==> flow/design.v (excerpt) <==
module cache (
    input   logic           i_hclk,
    input   logic           i_hnreset,
    input   logic           i_hsel_m,
    input   logic   [31:0]  i_haddr_m,
    input   logic           i_hwrite_m,
    input   logic   [ 2:0]  i_hsize_m,
    input   logic   [ 2:0]  i_hburst_m,
    input   logic   [ 3:0]  i_hprot_m,
    input   logic   [ 1:0]  i_htrans_m,
    input   logic           i_hmastlock_m,
    input   logic           i_hready_m,
    input   logic   [31:0]  i_hwdata_m,
    output  logic           o_hready_m,
    output  logic           o_hresp_m,
    output  logic   [31:0]  o_hrdata_m,
    input   logic           i_nbypass,
    input   logic   [31:0]  i_climit,
    input   logic           i_d_cache_en,
    output  logic           o_hsel_sl,
    output  logic           o_hready_i_sl,
    output  logic   [31:0]  o_haddr_sl,
    output  logic           o_hwrite_sl,
    output  logic   [2:0]   o_hsize_sl,
    output  logic   [1:0]   o_htrans_sl,
    output  logic   [31:0]  o_hwdata_sl,
    input   logic   [31:0]  i_hrdata_sl,
    input   logic           i_hready_o_sl,
    input   logic           i_hresp_sl,
    output  logic           o_mem_en,
    output  logic           o_mem_we,
    output  logic   [7:0]   o_mem_addr,
    output  logic   [31:0]  o_mem_wdata,
    input   logic   [31:0]  i_mem_rdata
    );
For scale: ~2700 cells after synthesis, about 360 flip-flops, roughly 330 I/O pins.
clock: 7.38 ns
lec_check: 0
cap_margin: 0
core_margin: 2
core_utilization: 60
gpl_routability_driven: 1
gpl_timing_driven: 0
place_density: 0.59
setup_slack_margin: 1.99
slew_margin: 20
run.sh (not shown) runs the stock make flow with config.mk's settings and CLKGATE_MAP_FILE=.
The starting point aborted during global routing (5_1_grt) with DRT-9419.
Then changed:
CAP_MARGIN = 20   (was 0)
CORE_UTILIZATION = 40   (was 60)
GPL_ROUTABILITY_DRIVEN = default   (was 1)
GPL_TIMING_DRIVEN = default   (was 0)
PLACE_DENSITY = 0.6   (was 0.59)
SETUP_SLACK_MARGIN = default   (was 1.99)
clock period = 12.0 ns   (was 7.38 ns; I/O delays follow)
What happened:
- Now the flow finished with timing, DRC and antenna clean
- synthesized area is unchanged
- synthesized cell count is unchanged
- die area came out higher by 49%

---

cache again, from the RTL that the note above started with.
## cache
module cache (
    input   logic           i_hclk,
    input   logic           i_hnreset,
    input   logic           i_hsel_m,
    input   logic   [31:0]  i_haddr_m,
    input   logic           i_hwrite_m,
    input   logic   [ 2:0]  i_hsize_m,
    input   logic   [ 2:0]  i_hburst_m,
    input   logic   [ 3:0]  i_hprot_m,
    input   logic   [ 1:0]  i_htrans_m,
    input   logic           i_hmastlock_m,
    input   logic           i_hready_m,
    input   logic   [31:0]  i_hwdata_m,
    output  logic           o_hready_m,
    output  logic           o_hresp_m,
    output  logic   [31:0]  o_hrdata_m,
    input   logic           i_nbypass,
    input   logic   [31:0]  i_climit,
    input   logic           i_d_cache_en,
    output  logic           o_hsel_sl,
    output  logic           o_hready_i_sl,
    output  logic   [31:0]  o_haddr_sl,
    output  logic           o_hwrite_sl,
    output  logic   [2:0]   o_hsize_sl,
    output  logic   [1:0]   o_htrans_sl,
    output  logic   [31:0]  o_hwdata_sl,
    input   logic   [31:0]  i_hrdata_sl,
    input   logic           i_hready_o_sl,
    input   logic           i_hresp_sl,
    output  logic           o_mem_en,
    output  logic           o_mem_we,
    output  logic   [7:0]   o_mem_addr,
    output  logic   [31:0]  o_mem_wdata,
    input   logic   [31:0]  i_mem_rdata
    );
clock: 6.58 ns
lec_check: 0
cap_margin: 20
core_margin: 2
core_utilization: 58
cts_cluster_diameter: 28
max_routing_layer: met4
place_density: 0.6
setup_slack_margin: 1.79
slew_margin: 20
The first run ended with an error in 5_1_grt with GRT-0232.
==> next run, changes <==
==> flow/config.mk (replaced) <==
export PLATFORM = sky130hd
export DESIGN_NAME = cache
export DESIGN_NICKNAME = cache
export VERILOG_FILES = /design/flow/design.v
export SDC_FILE = /design/flow/constraint.sdc
export NUM_CORES = 4
export LEC_CHECK = 0
export CAP_MARGIN = 20
export CORE_MARGIN = 2
export CORE_UTILIZATION = 59
export SETUP_SLACK_MARGIN = 1.77
export SLEW_MARGIN = 20
==> flow/constraint.sdc (replaced) <==
create_clock -name core_clock -period 6.81 [get_ports {i_hclk}]
set_input_delay 1.3620 -clock core_clock [delete_from_list [all_inputs] [get_ports {i_hclk}]]
set_output_delay 1.3620 -clock core_clock [all_outputs]
set_load 0.01 [all_outputs]
=> The new run finished but failed the layout checks on setup timing; die size goes down by about 1.7%; area after synthesis is unchanged; synthesized cell count is unchanged.
==> next run, changes <==
--- a/flow/config.mk
+++ b/flow/config.mk
@@ -8,5 +8,5 @@
 export CAP_MARGIN = 20
 export CORE_MARGIN = 2
-export CORE_UTILIZATION = 59
-export SETUP_SLACK_MARGIN = 1.77
+export CORE_UTILIZATION = 40
+export PLACE_DENSITY = 0.6
 export SLEW_MARGIN = 20
==> flow/constraint.sdc (replaced) <==
create_clock -name core_clock -period 8.24 [get_ports {i_hclk}]
set_input_delay 1.6480 -clock core_clock [delete_from_list [all_inputs] [get_ports {i_hclk}]]
set_output_delay 1.6480 -clock core_clock [all_outputs]
set_load 0.01 [all_outputs]
Effect: The changed run completed, yet does not pass: setup timing; setup slack improved by 1400 ps; global-route usage came out lower by 23 points; synthesized cell count is unchanged; area after synthesis stays the same; power went down by about a fifth; cell area is about the same; sequential share of layout area stays flat; clock-buffer cell count went up by 3; final cell count went up by a few percent; die size grows by well over a third; register-to-register slack gains 1400 ps.
==> next run, changes <==
--- a/flow/config.mk
+++ b/flow/config.mk
@@ -10,3 +10,4 @@
 export CORE_UTILIZATION = 40
 export PLACE_DENSITY = 0.6
+export SETUP_SLACK_MARGIN = 1.4
 export SLEW_MARGIN = 20
==> flow/constraint.sdc (replaced) <==
create_clock -name core_clock -period 11.9 [get_ports {i_hclk}]
set_input_delay 2.3800 -clock core_clock [delete_from_list [all_inputs] [get_ports {i_hclk}]]
set_output_delay 2.3800 -clock core_clock [all_outputs]
set_load 0.01 [all_outputs]
=> The changed run finished with timing, DRC and antenna clean; wire length goes down slightly; synthesized cell count is unchanged; power goes down by a quarter to a third; clock power falls by a quarter to a third; critical path depth went down by 1; global-route usage is lower by 0.38 points; combinational power shrinks by well over a third; die size stays the same; sequential share of layout area came out higher by 1.9 points; worst hold slack is worse by 31 ps.
==> next run, changes <==
--- a/flow/config.mk
+++ b/flow/config.mk
@@ -8,6 +8,5 @@
 export CAP_MARGIN = 20
 export CORE_MARGIN = 2
-export CORE_UTILIZATION = 40
+export CORE_UTILIZATION = 20
 export PLACE_DENSITY = 0.6
-export SETUP_SLACK_MARGIN = 1.4
 export SLEW_MARGIN = 20
==> flow/constraint.sdc (replaced) <==
create_clock -name core_clock -period 15.7 [get_ports {i_hclk}]
set_input_delay 3.1400 -clock core_clock [delete_from_list [all_inputs] [get_ports {i_hclk}]]
set_output_delay 3.1400 -clock core_clock [all_outputs]
set_load 0.01 [all_outputs]
Result:
- The new run passed the timing, design-rule and antenna checks
- combinational power went down by 35%
- non-clock buffer count went down by 189
- die area went up by 98%
- via count went down by 5.8%
- sequential cell count does not change
- critical path depth went down by 4
- final area went down by 7.2%
- hold slack improved by 22 ps
- clock power went down by 34%
- global-route usage went down by 20 points
- power went down by 31%

---

wip/indigo:
Starting RTL as in the previous note.
clock: 5.48 ns
lec_check: 0
abc_area: 1
cap_margin: 20
core_aspect_ratio: 0.5
core_margin: 2
core_utilization: 61
cts_cluster_diameter: 357
cts_cluster_size: 100
hold_slack_margin: 0.29
place_density: 0.42
setup_slack_margin: 0.7
slew_margin: 20
wip/indigo did not finish; the tool stopped in global routing (5_1_grt) with error GRT-0232.
Inputs modified between wip/indigo and wip/tundra:
==> flow/config.mk <==
export PLATFORM = sky130hd
export DESIGN_NAME = cache
export DESIGN_NICKNAME = cache
export VERILOG_FILES = /design/flow/design.v
export SDC_FILE = /design/flow/constraint.sdc
export NUM_CORES = 4
export LEC_CHECK = 0
export ABC_AREA = 1
export CAP_MARGIN = 20
export CORE_MARGIN = 2
export CORE_UTILIZATION = 72
export CTS_CLUSTER_SIZE = 24
export PLACE_DENSITY = 0.37
export SLEW_MARGIN = 20
==> flow/constraint.sdc <==
create_clock -name core_clock -period 8.97 [get_ports {i_hclk}]
set_input_delay 1.7940 -clock core_clock [delete_from_list [all_inputs] [get_ports {i_hclk}]]
set_output_delay 1.7940 -clock core_clock [all_outputs]
set_load 0.01 [all_outputs]
Notes after the runs:
- As far as count of buffers from port buffering goes, wip/indigo and wip/tundra are indistinguishable; the numbers are identical.
- Comparing vertical die dimension for wip/tundra and wip/indigo, the smaller number came from wip/indigo.
- Any difference in area share of and-or/or-and cells after synthesis between wip/indigo and wip/tundra is small enough to ignore.
- As far as area after synthesis goes, wip/indigo and wip/tundra are indistinguishable; the numbers are identical.
- Compared with wip/indigo, wip/tundra shows area of the placeable core lower by 5400 µm².
- Reported for wip/tundra and wip/indigo, sequential cell area fraction in the yosys report turned out identical to the last digit.
- What ended wip/tundra was a tool error in clock tree synthesis (4_1_cts); the run never finished.
- wip/indigo failed in global routing (5_1_grt) with GRT-0232.
## Diff of input files: wip/nickel against wip/tundra
--- a/flow/config.mk
+++ b/flow/config.mk
@@ -7,8 +7,6 @@
 export LEC_CHECK = 0
-export ABC_AREA = 1
 export CAP_MARGIN = 20
 export CORE_MARGIN = 2
-export CORE_UTILIZATION = 72
-export CTS_CLUSTER_SIZE = 24
-export PLACE_DENSITY = 0.37
+export CORE_UTILIZATION = 66
+export GPL_ROUTABILITY_DRIVEN = 1
 export SLEW_MARGIN = 20
==> flow/constraint.sdc <==
create_clock -name core_clock -period 8.58 [get_ports {i_hclk}]
set_input_delay 1.7160 -clock core_clock [delete_from_list [all_inputs] [get_ports {i_hclk}]]
set_output_delay 1.7160 -clock core_clock [all_outputs]
set_load 0.01 [all_outputs]
## What came out
wip/tundra → wip/nickel: mux contribution to synthesized area increased by 1.7 points relative to the old numbers, xor-xnor portion of the synthesized cell area moved up, number of cell rows increased 4. wip/nickel: GRT-0116 in global routing (5_1_grt) -> run aborted. Compared with wip/tundra, wip/nickel shows a lower yosys cell count.
--- input diff wip/nickel..wip/ember ---
--- a/flow/config.mk
+++ b/flow/config.mk
@@ -10,3 +10,4 @@
 export CORE_UTILIZATION = 66
-export GPL_ROUTABILITY_DRIVEN = 1
+export MAX_ROUTING_LAYER = met4
+export SETUP_SLACK_MARGIN = 1.33
 export SLEW_MARGIN = 20
==> flow/constraint.sdc <==
create_clock -name core_clock -period 9.5 [get_ports {i_hclk}]
set_input_delay 1.9000 -clock core_clock [delete_from_list [all_inputs] [get_ports {i_hclk}]]
set_output_delay 1.9000 -clock core_clock [all_outputs]
set_load 0.01 [all_outputs]
Findings:
Reported for wip/nickel and wip/ember, H-tree depth reported by CTS turned out identical to the last digit. Diff wip/nickel -> wip/ember | worst setup timing slack at the placement stage | increase of 500 ps. Compared with wip/nickel, wip/ember shows placed instance count lower by 33. The buffers inserted during post-CTS setup optimization number comes out lower for wip/nickel vs wip/ember. Compared with wip/nickel, wip/ember shows a higher routability-driven placement congestion ratio. The lower number of cells upsized or downsized after cts of wip/nickel and wip/ember is in wip/nickel. Any difference in deepest clock path buffer count between wip/ember and wip/nickel is small enough to ignore. HPWL after detailed placement grows slightly when moving from wip/nickel to wip/ember. On cell area after placement: wip/ember sits below wip/nickel. Count of port buffers added during placement came out exactly the same in wip/nickel and wip/ember. No final results exist for wip/ember, since it was stopped by error GRT-0116 during global routing (5_1_grt). Between wip/ember and wip/nickel, the summed standard-cell area reported by yosys does not differ in any meaningful way.
The inputs of wip/zinc differ from those of wip/ember as listed below.
--- a/flow/config.mk
+++ b/flow/config.mk
@@ -9,5 +9,4 @@
 export CORE_MARGIN = 2
-export CORE_UTILIZATION = 66
-export MAX_ROUTING_LAYER = met4
-export SETUP_SLACK_MARGIN = 1.33
+export CORE_UTILIZATION = 45
+export PLACE_DENSITY = 0.6
 export SLEW_MARGIN = 20
==> flow/constraint.sdc <==
create_clock -name core_clock -period 11.9 [get_ports {i_hclk}]
set_input_delay 2.3800 -clock core_clock [delete_from_list [all_inputs] [get_ports {i_hclk}]]
set_output_delay 2.3800 -clock core_clock [all_outputs]
set_load 0.01 [all_outputs]
Results
wip/zinc vs. wip/ember: worst setup slack after placement went up by 890 ps. Chip footprint on wip/zinc is behind wip/ember. Floorplan die height grows by more than 10% when moving from wip/ember to wip/zinc. The sole clean run among wip/zinc and wip/ember is wip/zinc.
Input-level comparison between wip/harbor and wip/zinc:
--- a/flow/config.mk
+++ b/flow/config.mk
@@ -9,4 +9,5 @@
 export CORE_MARGIN = 2
-export CORE_UTILIZATION = 45
-export PLACE_DENSITY = 0.6
+export CORE_UTILIZATION = 66
+export GPL_ROUTABILITY_DRIVEN = 1
+export SETUP_SLACK_MARGIN = -0.46
 export SLEW_MARGIN = 20
==> flow/constraint.sdc <==
create_clock -name core_clock -period 7.91 [get_ports {i_hclk}]
set_input_delay 1.5820 -clock core_clock [delete_from_list [all_inputs] [get_ports {i_hclk}]]
set_output_delay 1.5820 -clock core_clock [all_outputs]
set_load 0.01 [all_outputs]
### Flow results
- Min height of the die across wip/harbor and wip/zinc: wip/harbor
- Of wip/harbor and wip/zinc, it is wip/harbor that has the higher buffers inserted during post-CTS setup optimization.
- Against wip/zinc as the reference, wip/harbor delivers a higher placed cell count.
- Comparing wip/harbor against wip/zinc, there is no change at all in post-synth area from yosys stat.
- Summary: with wip/zinc as the reference, routability congestion estimate from global placement in wip/harbor moved up by more than 10%.
- wip/harbor: overall die width is 39 µm lower than what wip/zinc reported.
- Number of instances resized during post-cts repair | wip/harbor above wip/zinc
- wip/harbor vs wip/zinc: floorplan core density up in wip/harbor
- For wip/harbor, the flow was terminated by a tool error in global routing (5_1_grt) and produced no final design.
- wip/harbor: minimum setup slack after placement lower than wip/zinc
- Going from wip/zinc to wip/harbor, half-perimeter wire length of the detailed placement result went up; chip area went down.
No activity file was given, so power comes from the tool's default toggle rates.
